run A:
==> flow/design.v <==
`timescale 1ns/10ps
module mm_gcd (
    clock,
    reset,
    a,
    b,
    c,
    start,
    finished
);
input clock;
input reset;
input [31:0] a;
input [31:0] b;
output [31:0] c;
reg [31:0] c;
input start;
output finished;
reg finished;
reg [31:0] y;
reg [31:0] x;
always @(posedge clock) begin: MM_GCD_RTL
    if (reset == 0) begin
        y <= 0;
        x <= 0;
        finished <= 1;
        c <= 0;
    end
    else begin
        if (start) begin
            finished <= 1'b0;
            x <= a;
            y <= b;
        end
        else begin
            if ((y == 0)) begin
                finished <= 1'b1;
                c <= x;
            end
            else if ((x > y)) begin
                x <= (x - y);
            end
            else begin
                y <= (y - x);
            end
        end
    end
end
endmodule
Settings: LEC_CHECK=0, ABC_AREA=1, CAP_MARGIN=20, CORE_MARGIN=2, CORE_UTILIZATION=70, CTS_CLUSTER_SIZE=72, SETUP_SLACK_MARGIN=-0.24, SLEW_MARGIN=20; clock period 3.25 ns.
run.sh (not shown) runs the stock make flow with config.mk's settings and CLKGATE_MAP_FILE=.
Run A | status: complete | timing, DRC, antenna: pass
> inputs changed (run A -> run B)
# run A
export LEC_CHECK = 0
export ABC_AREA = 1
export CAP_MARGIN = 20
export CORE_MARGIN = 2
export CORE_UTILIZATION = 70
export CTS_CLUSTER_SIZE = 72
export SETUP_SLACK_MARGIN = -0.24
export SLEW_MARGIN = 20
create_clock -name core_clock -period 3.25 [get_ports {clock}]
# run B
export LEC_CHECK = 0
export CAP_MARGIN = 20
export CORE_MARGIN = 2
export CORE_UTILIZATION = 68
export CTS_CLUSTER_DIAMETER = 59
export SLEW_MARGIN = 20
create_clock -name core_clock -period 3.04 [get_ports {clock}]
Findings:
- Of run B and run A, just one finished clean: run A.
- Going from run A to run B, die size now smaller, count of placed standard cells including taps now smaller, horizontal die dimension now smaller, area reported by Yosys stat now smaller.
- Higher synthesized cell area among run B and run A: run A
Input-level comparison between run C and run B:
# run B
export LEC_CHECK = 0
export CAP_MARGIN = 20
export CORE_MARGIN = 2
export CORE_UTILIZATION = 68
export CTS_CLUSTER_DIAMETER = 59
export SLEW_MARGIN = 20
create_clock -name core_clock -period 3.04 [get_ports {clock}]
# run C
export LEC_CHECK = 0
export CAP_MARGIN = 20
export CORE_MARGIN = 2
export CORE_UTILIZATION = 66
export CTS_CLUSTER_DIAMETER = 30
export SETUP_SLACK_MARGIN = 0.55
export SLEW_MARGIN = 20
create_clock -name core_clock -period 3.2 [get_ports {clock}]
[summary]
- The flow ended early for run C: it failed with a tool error in 5_1_grt.
- Taking run B as the reference, in run C area figure in the yosys stat output closely matched the old numbers; total die size increased by 2.9% relative to the old numbers; number of buffers added for setup after CTS increased by 30 relative to the old numbers; core outline area increased by 480 um2 relative to the old numbers.
- Height of the chip, run C and run B, higher one = run C.
- Die outline width grows slightly when moving from run B to run C.
- The final reports for run C and run B show number of cells in the design after placement lower in the former.
- Run B has a higher standard cell area after detailed placement than run C.
--- input diff run C..run D ---
# run C
export LEC_CHECK = 0
export CAP_MARGIN = 20
export CORE_MARGIN = 2
export CORE_UTILIZATION = 66
export CTS_CLUSTER_DIAMETER = 30
export SETUP_SLACK_MARGIN = 0.55
export SLEW_MARGIN = 20
create_clock -name core_clock -period 3.2 [get_ports {clock}]
# run D
export LEC_CHECK = 0
export CAP_MARGIN = 20
export CORE_MARGIN = 2
export CORE_UTILIZATION = 40
export GPL_ROUTABILITY_DRIVEN = 0
export SLEW_MARGIN = 20
create_clock -name core_clock -period 6.59 [get_ports {clock}]
==> results <==
Compared with run C, in run D die boundary width has increased, starting density of the core has decreased, vertical extent of the die has increased, CTS buffer count has remained practically unchanged, core area has increased.
Number of enable flip-flop cells: run C vs run D identical
Run D | stages: all done | timing, DRC, antenna: all pass
Re area after detailed placement: run C was higher than run D.
Compared with run C, in run D number of buffers inserted by post-CTS setup repair went down by 34, share of synthesized cell area in full adder, half adder and majority cells was more or less identical.

---

RTL: the design.v shown in full above, as it stands there.
Settings: LEC_CHECK=0, CAP_MARGIN=20, CORE_MARGIN=2, CORE_UTILIZATION=40, CTS_CLUSTER_DIAMETER=296, CTS_CLUSTER_SIZE=98, HOLD_SLACK_MARGIN=-0.09, PLACE_DENSITY=0.39, SLEW_MARGIN=20; clock period 5.0 ns.
The starting point passed the timing, DRC and antenna checks.
Rerun with:
Settings changed: CTS_CLUSTER_DIAMETER 296 to default, CTS_CLUSTER_SIZE 98 to default, HOLD_SLACK_MARGIN -0.09 to default, PLACE_DENSITY 0.39 to default.
After rerunning: The new run went through all stages and came out clean; worst setup slack gains 130 ps; core utilization is about the same; die area does not change; flip-flop count stays the same; via count came out lower by 0.57%; register-to-register slack gains 130 ps.
Rerun with:
Settings changed: ABC_AREA from default to 1, CELL_PAD_IN_SITES_DETAIL_PLACEMENT from default to 2, CELL_PAD_IN_SITES_GLOBAL_PLACEMENT from default to 1, CORE_UTILIZATION 40 to 56, CTS_CLUSTER_DIAMETER from default to 376, CTS_CLUSTER_SIZE from default to 71, GPL_TIMING_DRIVEN from default to 0, HOLD_SLACK_MARGIN from default to 0.12, MIN_ROUTING_LAYER from default to met2, PLACE_DENSITY_LB_ADDON from default to 0.18.
With this change the flow died in global placement (3_3_place_gp) (FLW-0024).
Die size falls by about 19%.
Synthesized area climbs by 13%.
Synthesized cell count rises by 51%.
Rerun with:
Settings changed: ABC_AREA 1 to default, CAP_MARGIN 20 to 35, CELL_PAD_IN_SITES_DETAIL_PLACEMENT 2 to default, CELL_PAD_IN_SITES_GLOBAL_PLACEMENT 1 to default, CORE_MARGIN 2 to 8, CORE_UTILIZATION 56 to 68, CTS_CLUSTER_DIAMETER 376 to 296, CTS_CLUSTER_SIZE 71 to 98, GPL_TIMING_DRIVEN 0 to default, HOLD_SLACK_MARGIN 0.12 to -0.09, MAX_ROUTING_LAYER from default to met4, MIN_ROUTING_LAYER met2 to default, PLACE_DENSITY from default to 0.36, PLACE_DENSITY_LB_ADDON 0.18 to default, TNS_END_PERCENT from default to 15.
Outcome: With this change the flow finished clean. Synthesized area is lower by 12%. Die area is lower by 9.5%. Synthesized cell count is lower by 34%.
Rerun with:
Settings changed: CAP_MARGIN 35 to 20, CORE_MARGIN 8 to 2, CORE_UTILIZATION 68 to 40, CTS_CLUSTER_DIAMETER 296 to 186, CTS_CLUSTER_SIZE 98 to 100, HOLD_SLACK_MARGIN -0.09 to default, MAX_ROUTING_LAYER met4 to default, PLACE_DENSITY 0.36 to default, TNS_END_PERCENT 15 to 10.
The new run went through all stages and came out clean.
Maximum frequency went down by 1.2%.
Sequential share of layout area went down by 0.50 points.
Die area went up by 36%.
Routed wire length went up by 4.5%.
Global-route usage went down by 8.4 points.
Area after synthesis stays the same.
Final cell count went up by 7.7%.
Worst setup slack is worse by 45 ps.
Register-to-register slack is worse by 40 ps.
Rerun with:
Settings changed: CORE_MARGIN 2 to 8, CTS_CLUSTER_DIAMETER 186 to 296, CTS_CLUSTER_SIZE 100 to 98, HOLD_SLACK_MARGIN from default to -0.09, MAX_ROUTING_LAYER from default to met4, PLACE_DENSITY from default to 0.39, TNS_END_PERCENT 10 to 35.
Result: The changed run produced a clean layout; sequential cell count is unchanged; final cell count hardly moves; global-route usage shrinks by 2.0 points; synthesized cell count does not change; maximum frequency went down by 2.8%; utilization is about the same; wire length went up by 6.8%; via count is lower by 0.59%.
